== run A ==
// mips_single_cycle
module mips_single_cycle 
(rst, clk, inst_adr, inst, data_adr, data_in,
 data_out, mem_read, mem_write);
==> flow/config.mk <==
export PLATFORM = sky130hd
export DESIGN_NAME = mips_single_cycle
export DESIGN_NICKNAME = mips_single_cycle
export VERILOG_FILES = /design/flow/design.v
export SDC_FILE = /design/flow/constraint.sdc
export NUM_CORES = 4
export LEC_CHECK = 0
export ABC_AREA = 1
export CAP_MARGIN = 20
export CORE_MARGIN = 2
export CORE_UTILIZATION = 70
export SLEW_MARGIN = 20
==> flow/constraint.sdc <==
create_clock -name core_clock -period 6.18 [get_ports {clk}]
set_input_delay 1.2360 -clock core_clock [delete_from_list [all_inputs] [get_ports {clk}]]
set_output_delay 1.2360 -clock core_clock [all_outputs]
set_load 0.01 [all_outputs]
run.sh (not shown) runs the stock make flow with config.mk's settings and CLKGATE_MAP_FILE=.
For run A, the flow was terminated by a tool error in 5_1_grt and produced no final design.
Relative to run A, the following input files were edited for run B:
Settings: a change of CORE_UTILIZATION from 70 to 58; an added SETUP_SLACK_MARGIN of 1.38; a deleted ABC_AREA that had been 1; a change of the clock period (ns, I/O delays scaled along) from 6.18 to 5.99.
--- outcome ---
- Run A -> run B: die extent in x increased by a few percent
- The flow completed for run B, but it is not clean: the layout still shows negative setup slack.
- Against run A, run B comes in 5.5% lower on post-synth area from yosys stat.
- Taking run A as the reference, in run B count of buffers added by post-CTS timing repair for setup rose 67%; summed instance area of the synthesized netlist fell about 5.5%; half-perimeter wire length after detailed placement fell 20000 um.
- Taking run A as the reference, in run B instance count after placement with tap cells included went down; setup slack after placement went down; chip footprint went up; number of unique standard cell types used by synthesis went up.
--- input diff run B..run C ---
Settings: removing SETUP_SLACK_MARGIN (formerly 1.38); changing CORE_UTILIZATION from 58 to 40; changing the clock period (ns, I/O delays scaled along) from 5.99 to 11.0.
[summary]
Run C went all the way through synthesis, placement and routing and the layout is clean on timing, DRC and antenna. In run C the clock buffer instance count of the final layout turned out 8 higher than in run B. Density: run C sparser than run B. Summary — via count of the first global-routing pass, run C relative to run B: lower, by 5066.
Here is what was changed in the inputs of run D compared with run C.
Settings: setting MAX_ROUTING_LAYER to met4 for the first time; changing CORE_UTILIZATION from 40 to 66; setting SETUP_SLACK_MARGIN to 1.07 for the first time; changing the clock period (ns, I/O delays scaled along) from 11.0 to 7.32.
### Flow results
Of run C and run D, only run D fails to reach the end of the flow. Run D did not finish: a tool error stopped it during 5_1_grt. Taking run C as the reference, in run D number of clock sinks was more or less identical, total cell area at the placement stage higher, die size decreased by 39% relative to the old numbers. Summary of run D over run C: number of instances in the placed design went down, xor-xnor portion of the synthesized cell area saw little to no change, TritonCTS buffer count went down about 7%, post-CTS resize count increased 438.

---

== exp/pepper ==
Starting RTL as in the previous note.
Settings: LEC_CHECK=0, ABC_AREA=0, CAP_MARGIN=20, CELL_PAD_IN_SITES_GLOBAL_PLACEMENT=0, CORE_ASPECT_RATIO=0.73, CORE_MARGIN=2, CORE_UTILIZATION=71, CTS_CLUSTER_DIAMETER=86, CTS_CLUSTER_SIZE=37, GPL_ROUTABILITY_DRIVEN=1, HOLD_SLACK_MARGIN=-0.09, MAX_ROUTING_LAYER=met4, PLACE_DENSITY_LB_ADDON=0.02, SETUP_SLACK_MARGIN=0.92, SLEW_MARGIN=10, TNS_END_PERCENT=5; clock period 5.99 ns.
exp/pepper never completed, since it errored out during global routing (5_1_grt).
For exp/onyx, these inputs were changed with respect to exp/pepper:
Settings: SLEW_MARGIN: 10 -> 20; HOLD_SLACK_MARGIN: -0.09 -> unset; CTS_CLUSTER_DIAMETER: 86 -> unset; CORE_ASPECT_RATIO: 0.73 -> unset; GPL_ROUTABILITY_DRIVEN: 1 -> unset; ABC_AREA: 0 -> unset; CELL_PAD_IN_SITES_GLOBAL_PLACEMENT: 0 -> unset; CORE_UTILIZATION: 71 -> 61; TNS_END_PERCENT: 5 -> unset; PLACE_DENSITY_LB_ADDON: 0.02 -> unset; CTS_CLUSTER_SIZE: 37 -> unset; SETUP_SLACK_MARGIN: 0.92 -> 1.57.
--- outcome ---
Diff exp/pepper -> exp/onyx: vertical die dimension increased about 26%, placed cell count increased 4.3%, total core area increased 14,000 µm².
Global placement routability congestion | exp/onyx above exp/pepper
Summary: with exp/pepper as the reference, number of gates resized after CTS in exp/onyx moved down by a few percent.
Reported for exp/pepper and exp/onyx, count of hold-fix buffers inserted at cts turned out identical to the last digit.
Diff exp/onyx..exp/pepper | portion of netlist area occupied by mux cells | unchanged
To summarise exp/onyx: no stage aborted, but the layout did not pass its checks, failing on negative setup slack.
exp/onyx against exp/pepper: number of buffers created by CTS +66, placed instance area increased by about 2% relative to the old numbers, post-DP HPWL went down.
Relative to exp/onyx, the following input files were edited for exp/cedar:
Settings: removing SETUP_SLACK_MARGIN (formerly 1.57); removing MAX_ROUTING_LAYER (formerly met4); changing CORE_UTILIZATION from 61 to 40; changing the clock period (ns, I/O delays scaled along) from 5.99 to 10.8.
==> results <==
- Of the two values seen for topmost layer with routed signal wires, met5 was produced by exp/cedar and met4 by exp/onyx.
- Looking only at setup fix buffers added after clock tree synthesis, and setting everything else aside, the higher value of exp/onyx and exp/cedar goes to exp/onyx.
- Register fraction of the total cell area: lower on exp/onyx
- exp/cedar: flow completed, timing, DRC and antenna clean
- Diff exp/onyx..exp/cedar | deepest clock path buffer count | unchanged
- Compared with exp/onyx, in exp/cedar total detailed-routing wirelength now smaller, cell area after layout down about 11%, chip footprint rose by 52%, power density relative to cell area lower.
- exp/onyx reports its slowest library cell on the worst path as sky130_fd_sc_hd__mux4_2 while exp/cedar reports sky130_fd_sc_hd__or3_2.
- exp/cedar vs. exp/onyx: clock network fraction of total power went up by 4.5 points.
For exp/yarrow, these inputs were changed with respect to exp/cedar:
Settings: SETUP_SLACK_MARGIN now -0.43, previously not set; MAX_ROUTING_LAYER now met4, previously not set; CORE_UTILIZATION now 61, was 40; the clock period (ns, I/O delays scaled along) now 5.99, was 10.8.
==> comparison <==
Although it ran to completion, exp/yarrow produced a layout that fails the final checks because of negative setup slack. Summary of the comparison: multi-input gate share of the layout cell area is lower in exp/yarrow, relative to exp/cedar. In the metrics for exp/cedar and exp/yarrow, the one carrying the lower worst-case hold slack is exp/cedar. Diff exp/cedar -> exp/yarrow | DRC violation total after the first TritonRoute iteration | up by more than a quarter. Taking exp/yarrow as 1.0, exp/cedar lands at 0.942 on global-route wire length before repair. Delta (exp/yarrow minus exp/cedar): standard-cell row count saw a decrease, max-slew headroom at the worst pin moved down, clock skew rose 0.024 ns, post-route worst setup slack decreased 1.83 ns. Compared with exp/cedar, design area in exp/yarrow increased by more than 10%.

---

v31:
Starting RTL as in the previous note.
Settings: LEC_CHECK=0, CAP_MARGIN=25, CELL_PAD_IN_SITES_DETAIL_PLACEMENT=1, CORE_MARGIN=2, CORE_UTILIZATION=62, GPL_ROUTABILITY_DRIVEN=0, MAX_ROUTING_LAYER=met4, PLACE_DENSITY_LB_ADDON=0.28, SLEW_MARGIN=20; clock period 11.0 ns.
global routing: v31 exited with error
Modified inputs, v33 compared to v31
Settings: HOLD_SLACK_MARGIN: unset -> 0.29; PLACE_DENSITY_LB_ADDON: 0.28 -> unset; CORE_UTILIZATION: 62 -> 66; CTS_CLUSTER_SIZE: unset -> 38; CELL_PAD_IN_SITES_DETAIL_PLACEMENT: 1 -> unset; GPL_ROUTABILITY_DRIVEN: 0 -> unset; SETUP_SLACK_MARGIN: unset -> 2.05; CAP_MARGIN: 25 -> 20; the clock period (ns, I/O delays scaled along): 11.0 -> 8.79.
==> results <==
Compared v33 against v31; post-synthesis chip area from yosys within noise.
Re number of standard cells after synthesis: no difference whatsoever between v31 and v33.
From v33 to v31, total cells reported by yosys after synthesis did not move at all.
Clock tree buffer depth essentially unchanged between v31 and v33.
Looking at the reports, v33 completed the entire flow and the layout it produced met the timing, DRC and antenna checks.
Lower sum of net half-perimeters after detailed placement among v33 and v31: v33
Die: v33 smaller than v31
On pre-CTS setup slack, the lower figure sits with v33, not v31.
> inputs changed (v33 -> v52)
Settings: a deleted CTS_CLUSTER_SIZE that had been 38; a change of CORE_UTILIZATION from 66 to 65; a deleted SETUP_SLACK_MARGIN that had been 2.05; a deleted MAX_ROUTING_LAYER that had been met4; a deleted HOLD_SLACK_MARGIN that had been 0.29; a change of the clock period (ns, I/O delays scaled along) from 8.79 to 8.95.
Findings:
From the logs: v52 reached the end of the flow and failed the layout checks with negative setup slack. First-pass iteration count of the detailed router ended up 3 lower on v52 than on v33. Looking at top metal layer carrying routed signals, the met4 result is from v33; the met5 one comes from v52. Routed wire in v52 totals less than in v33. Of the two values seen for critical path's slowest cell, sky130_fd_sc_hd__a2111oi_2 was produced by v33 and sky130_fd_sc_hd__mux4_2 by v52. Changes observed in v52 relative to v33: power share of the combinational group now sits lower, setup slack now sits lower, largest clock skew in the final design now sits lower, total power divided by cell area now sits lower, clock power now sits lower. Design internal power ends up higher on v33. Compared with v33, v52 shows a lower final weighted congestion of routability-driven global placement.
[inputs] v8 vs v52
Settings: an added MAX_ROUTING_LAYER of met4; an added SETUP_SLACK_MARGIN of -0.39; a change of CORE_UTILIZATION from 65 to 66; a change of the clock period (ns, I/O delays scaled along) from 8.95 to 5.99.
==> comparison <==
- In the summary table, v8 is marked failed, with error GRT-0232 raised in global routing.
- Comparing floorplan-stage core utilization for v8 and v52, the smaller number came from v52.
- Comparing floorplan die area for v8 and v52, the bigger number came from v52.
- In v8 relative to v52, row count had gone down slightly.
- The total CTS buffers of v8 is lower than that of v52.
- Re mean cell area of the mapped netlist: no difference whatsoever between v8 and v52.

---

== try-maple ==
The RTL this note starts from:
==> flow/design.v <==
module adder_32b (a , b, cin, cout, sum);
  input [31:0] a, b;
  input cin;
  output cout;
  output [31:0] sum;
  assign {cout, sum} = a + b + cin;
endmodule
module alu (a, b, ctrl, y, zero);
  input signed [31:0] a, b;
  input [2:0] ctrl;
  output [31:0] y;
  output zero;
  assign y =  (ctrl == 3'b000) ? (a & b) :
              (ctrl == 3'b001) ? (a | b) : 
              (ctrl == 3'b010) ? (a + b) :
              (ctrl == 3'b110) ? (a - b) : ((a<b) ? 32'd1: 32'd0);
  assign zero = (y == 32'd0) ? 1'b1 : 1'b0;
endmodule
module alu_controller (alu_op, func, operation);
  input [1:0] alu_op;
  input [5:0] func;
  output [2:0] operation;
  reg [2:0] operation;
  always @(alu_op, func)
  begin
    operation = 3'b000;
    if (alu_op == 2'b00)         
      operation = 3'b010;
    else if (alu_op == 2'b01)    
      operation = 3'b110;
    else if (alu_op == 2'b10)
      begin
        case (func)
          6'b100000: operation = 3'b010;   
          6'b100011: operation = 3'b110;   
          6'b100100: operation = 3'b000;   
          6'b100101: operation = 3'b001;   
          6'b101010: operation = 3'b111;   
          default:   operation = 3'b000;
        endcase
      end
      else 
          operation = 3'b111;  
  end
endmodule
module controller 
( opcode, func, zero, reg_dst, mem_to_reg,
 reg_write, alu_src, mem_read, mem_write, pc_src,
  operation, jSel, wRsel, jalSel, pcSel
                  );
    input [5:0] opcode;
    input [5:0] func;
    input zero;
    output  reg_dst, mem_to_reg, reg_write, alu_src, 
            mem_read, mem_write, pc_src ,jSel,wRsel,jalSel,pcSel ;
    reg     reg_dst, mem_to_reg, reg_write, 
            alu_src, mem_read, mem_write, jSel,
            wRsel, jalSel, pcSel, temp; 
    output [2:0] operation;
    reg [1:0] alu_op;     
    reg branch;   
    alu_controller ALU_CTRL(alu_op, func, operation);
    always @(opcode)
    begin
      {reg_dst, alu_src, mem_to_reg, reg_write, mem_read, mem_write, branch, alu_op,jSel,wRsel,jalSel,pcSel} = 13'b0;
      case (opcode)
        6'b000000 : {reg_dst, reg_write, alu_op ,jSel,wRsel} = 6'b111011;   
        6'b100011 : {alu_src, mem_to_reg, reg_write, mem_read,jSel,wRsel} = 6'b111111; 
        6'b101011 : {alu_src, mem_write,jSel} = 3'b111;                                 
        6'b000100 : {branch, alu_op,jSel} = 4'b1011; 
        6'b001001: {reg_write, alu_src,jSel,wRsel} = 4'b1111; 
        6'b000010:  ; 
        6'b000011: {reg_write,jalSel} = 2'b11 ; 
        6'b000110: {jSel,pcSel} = 2'b11 ; 
        6'b001010: {reg_write,wRsel,alu_src,alu_op,jSel} = 6'b111111; 
      endcase
    end
    assign pc_src = branch & zero;
endmodule
module mux2to1_32b (i0, i1, sel, y);
  input [31:0] i0, i1;
  input sel;
  output [31:0] y;
  assign y = (sel==1'b1) ? i1 : i0;
endmodule
module mux2to1_5b (i0, i1, sel, y);
  input [4:0] i0, i1;
  input sel;
  output [4:0] y;
  assign y = (sel==1'b1) ? i1 : i0;
endmodule
module reg_32b (d_in, sclr, ld, clk, d_out);
  input [31:0] d_in;
  input sclr, ld, clk;
  output [31:0] d_out;
  reg [31:0] d_out;
  always @(posedge clk)
  begin
    if (sclr==1'b1)
      d_out <= 32'd0;
    else if (ld)
      d_out <= d_in;
  end
endmodule
module reg_file (wr_data, rd_reg1, rd_reg2, wr_reg, reg_write, rst, clk, rd_data1, rd_data2);
  input [31:0] wr_data;
  input [4:0] rd_reg1, rd_reg2, wr_reg;
  input reg_write, rst, clk;
  output [31:0] rd_data1, rd_data2;
  reg [31:0] register_file [0:31];
  integer i;
  assign rd_data1 = (rd_reg1 == 5'b0) ? 32'd0 : register_file[rd_reg1];
  assign rd_data2 = (rd_reg2 == 5'b0) ? 32'd0 : register_file[rd_reg2];
  always @(posedge clk)
    if (rst == 1'b1)
      for (i=0; i<32 ; i=i+1 )
        register_file[i] <= 32'd0;
    else if (reg_write == 1'b1)
      if(wr_reg != 5'd0)
        register_file[wr_reg] <= wr_data;
endmodule
module shl2 (d_in, d_out);
  input [31:0] d_in;
  output [31:0] d_out;
  assign d_out = d_in << 2;
endmodule
module shl2_26bit (d_in, d_out);
  input [25:0] d_in;
  output [27:0] d_out;
  assign d_out = {d_in  , 2'b0};
endmodule
module sign_ext (d_in, d_out);
  input [15:0] d_in;
  output [31:0] d_out;
  assign d_out = {{16{d_in[15]}}, d_in};
endmodule
module datapath ( clk, rst, inst_adr, inst, data_adr,
data_out, data_in ,regDst, mem_to_reg, alu_src,
 pc_src, alu_ctrl, reg_write,zero, jalSel, wRsel, jSel, pcSel
                 );
  input  clk, rst;
  input jalSel,wRsel,jSel,pcSel;
  output [31:0] inst_adr;
  input  [31:0] inst;
  output [31:0] data_adr;
  output [31:0] data_out;
  input  [31:0] data_in;
  input  regDst, mem_to_reg, alu_src, pc_src, reg_write;
  input  [2:0] alu_ctrl;
  output zero;
  wire [31:0] pc_out;
  wire cout_pc_adder;
  wire [31:0] pc_plus4;
  wire cout_pc_adder2;
  wire [31:0] read_data1, read_data2;
  wire [31:0] sgn_ext_out;
  wire [31:0] mux2_out;
  wire [31:0] alu_out;
  wire [31:0] adder2_out;
  wire [31:0] shl2_out;
  wire [31:0] mux3_out;
  wire [31:0] mux4_out;
  wire [4:0]  mux1_out;
  wire [4:0] mux5_out;
  wire [31:0] mux6_out;
  wire [31:0] mux7_out;
  wire [31:0] mux8_out;
  wire [27:0] outShl ;
  wire [31:0] jAdr ;
  reg_32b PC(mux8_out, rst, 1'b1, clk, pc_out);
  adder_32b ADDER_PC (pc_out , 32'd4, 1'b0, cout_pc_adder, pc_plus4);
  adder_32b ADDER2_PC(pc_plus4, shl2_out, 1'b0, cout_pc_adder2, adder2_out);
  mux2to1_32b MUX_6(pc_plus4, adder2_out, pc_src, mux3_out);
  shl2 SHL2(sgn_ext_out, shl2_out);
  mux2to1_32b MUX_7(mux3_out,read_data1, pcSel , mux7_out);
  shl2_26bit SHL2_26to28(inst[25:0], outShl);
  mux2to1_32b MUX_8(jAdr,mux7_out, jSel , mux8_out);
  mux2to1_5b MUX_1(inst[20:16], inst[15:11], regDst, mux1_out);
  mux2to1_5b MUX_2(mux1_out, 5'd31 , jalSel, mux5_out);
  mux2to1_32b MUX_3(pc_plus4, mux4_out, wRsel, mux6_out);
  reg_file  RF(mux6_out, inst[25:21], inst[20:16], mux5_out, reg_write, rst, clk, read_data1, read_data2);
  sign_ext SGN_EXT(inst[15:0], sgn_ext_out);
  mux2to1_32b MUX_5(read_data2, sgn_ext_out, alu_src, mux2_out);
  alu ALU(read_data1, mux2_out, alu_ctrl, alu_out, zero);
  mux2to1_32b MUX_4(alu_out, data_in, mem_to_reg, mux4_out);
  assign inst_adr = pc_out;
  assign data_adr = alu_out;
  assign data_out = read_data2;
  assign jAdr = {pc_plus4[31:28],outShl};
endmodule
module mips_single_cycle 
(rst, clk, inst_adr, inst, data_adr, data_in,
 data_out, mem_read, mem_write);
  input rst, clk;
  output [31:0] inst_adr;
  input  [31:0] inst;
  output [31:0] data_adr;
  input  [31:0] data_in;
  output [31:0] data_out;
  output mem_read, mem_write;
  wire reg_dst, mem_to_reg, alu_src,
   pc_src, reg_write, zero,jalSel,wRsel,jSel,pcSel;
  wire [2:0] alu_ctrl;
  datapath DP(  
    clk, rst, inst_adr, inst, data_adr,
    data_out, data_in ,reg_dst, mem_to_reg, alu_src, 
    pc_src, alu_ctrl, reg_write,
    zero, jalSel, wRsel, jSel, pcSel
            );
  controller CU(  
    inst[31:26], inst[5:0], zero, reg_dst,
     mem_to_reg, reg_write, alu_src,
      mem_read, mem_write, pc_src, alu_ctrl,
       jSel, wRsel, jalSel, pcSel
                );
endmodule
Settings: LEC_CHECK=0, CAP_MARGIN=20, CORE_MARGIN=2, CORE_UTILIZATION=72, CTS_CLUSTER_DIAMETER=347, CTS_CLUSTER_SIZE=10, PLACE_DENSITY=0.42, SETUP_SLACK_MARGIN=1.39, SLEW_MARGIN=20, TNS_END_PERCENT=40; clock period 5.71 ns.
No final results exist for try-maple, since it was stopped by error GRT-0116 during global routing (5_1_grt).
Modified inputs, try-nickel compared to try-maple
# try-maple
export LEC_CHECK = 0
export CAP_MARGIN = 20
export CORE_MARGIN = 2
export CORE_UTILIZATION = 72
export CTS_CLUSTER_DIAMETER = 347
export CTS_CLUSTER_SIZE = 10
export PLACE_DENSITY = 0.42
export SETUP_SLACK_MARGIN = 1.39
export SLEW_MARGIN = 20
export TNS_END_PERCENT = 40
create_clock -name core_clock -period 5.71 [get_ports {clk}]
# try-nickel
export LEC_CHECK = 0
export CAP_MARGIN = 20
export CORE_MARGIN = 2
export CORE_UTILIZATION = 45
export SLEW_MARGIN = 20
create_clock -name core_clock -period 10.8 [get_ports {clk}]
Findings:
- try-maple and try-nickel ended up with nearly the same area share of fa/ha/maj cells after synthesis.
- try-nickel: no failed stages, no open violations at the end
- Looking at area after detailed placement, try-nickel sits about 7% below try-maple.
- Re fraction of synthesized area in multiplexers: no difference whatsoever between try-maple and try-nickel.
Relative to try-nickel, the following input files were edited for try-amber:
# try-nickel
export LEC_CHECK = 0
export CAP_MARGIN = 20
export CORE_MARGIN = 2
export CORE_UTILIZATION = 45
export SLEW_MARGIN = 20
create_clock -name core_clock -period 10.8 [get_ports {clk}]
# try-amber
export LEC_CHECK = 0
export CAP_MARGIN = 20
export CORE_MARGIN = 2
export CORE_UTILIZATION = 66
export MAX_ROUTING_LAYER = met4
export SETUP_SLACK_MARGIN = -0.45
export SLEW_MARGIN = 20
create_clock -name core_clock -period 5.99 [get_ports {clk}]
==> comparison <==
FAIL try-amber @ global routing (5_1_grt): tool exited with error
On total instance count after detailed placement, the higher figure sits with try-amber, not try-nickel.
try-nickel → try-amber: die area fell 32%, share of flip-flops with an asynchronous set or reset after synthesis neither gained nor lost much, y dimension of the die lost about 17%.
try-amber — post-cts sizing count 405 higher, try-nickel as reference
Changes in try-lagoon relative to try-amber:
# try-amber
export LEC_CHECK = 0
export CAP_MARGIN = 20
export CORE_MARGIN = 2
export CORE_UTILIZATION = 66
export MAX_ROUTING_LAYER = met4
export SETUP_SLACK_MARGIN = -0.45
export SLEW_MARGIN = 20
create_clock -name core_clock -period 5.99 [get_ports {clk}]
# try-lagoon
export LEC_CHECK = 0
export CAP_MARGIN = 20
export CORE_MARGIN = 2
export CORE_UTILIZATION = 60
export CTS_CLUSTER_SIZE = 61
export HOLD_SLACK_MARGIN = 0.3
export SETUP_SLACK_MARGIN = 1.38
export SLEW_MARGIN = 20
create_clock -name core_clock -period 5.99 [get_ports {clk}]
==> comparison <==
try-lagoon had finished all stages when the layout checks came back failing, citing negative setup slack. try-lagoon -> try-amber: aoi/oai-family share of the synthesized area delta 0, exact match. Changes observed in try-lagoon relative to try-amber: overall die height picked up an extra about 5%, fraction of synthesized cell area in xor and xnor cells now sits at about the same level.
The inputs of try-umber differ from those of try-lagoon as listed below.
# try-lagoon
export LEC_CHECK = 0
export CAP_MARGIN = 20
export CORE_MARGIN = 2
export CORE_UTILIZATION = 60
export CTS_CLUSTER_SIZE = 61
export HOLD_SLACK_MARGIN = 0.3
export SETUP_SLACK_MARGIN = 1.38
export SLEW_MARGIN = 20
create_clock -name core_clock -period 5.99 [get_ports {clk}]
# try-umber
export LEC_CHECK = 0
export CAP_MARGIN = 20
export CORE_MARGIN = 2
export CORE_UTILIZATION = 71
export CTS_CLUSTER_DIAMETER = 364
export CTS_CLUSTER_SIZE = 100
export PLACE_DENSITY = 0.39
export SLEW_MARGIN = 20
export TNS_END_PERCENT = 5
create_clock -name core_clock -period 6.03 [get_ports {clk}]
## What came out
- No final results exist for try-umber, since it was stopped by error ODB-0269 during global routing (5_1_grt).
- Between try-lagoon and try-umber, the count of cell types in the netlist figures differ only marginally.
- Going from try-lagoon to try-umber, die span in x dropped 8.0%; placed cell area now smaller.
- try-umber vs. try-lagoon: level count of the clock H-tree saw a decrease, detailed-placement wirelength estimate climbed 1.8 mm, total die size down 16000 sq um, area fraction in compound gates after synthesis barely changed, maximum buffer depth of the clock tree ~0 delta.
No activity file was given, so power comes from the tool's default toggle rates.
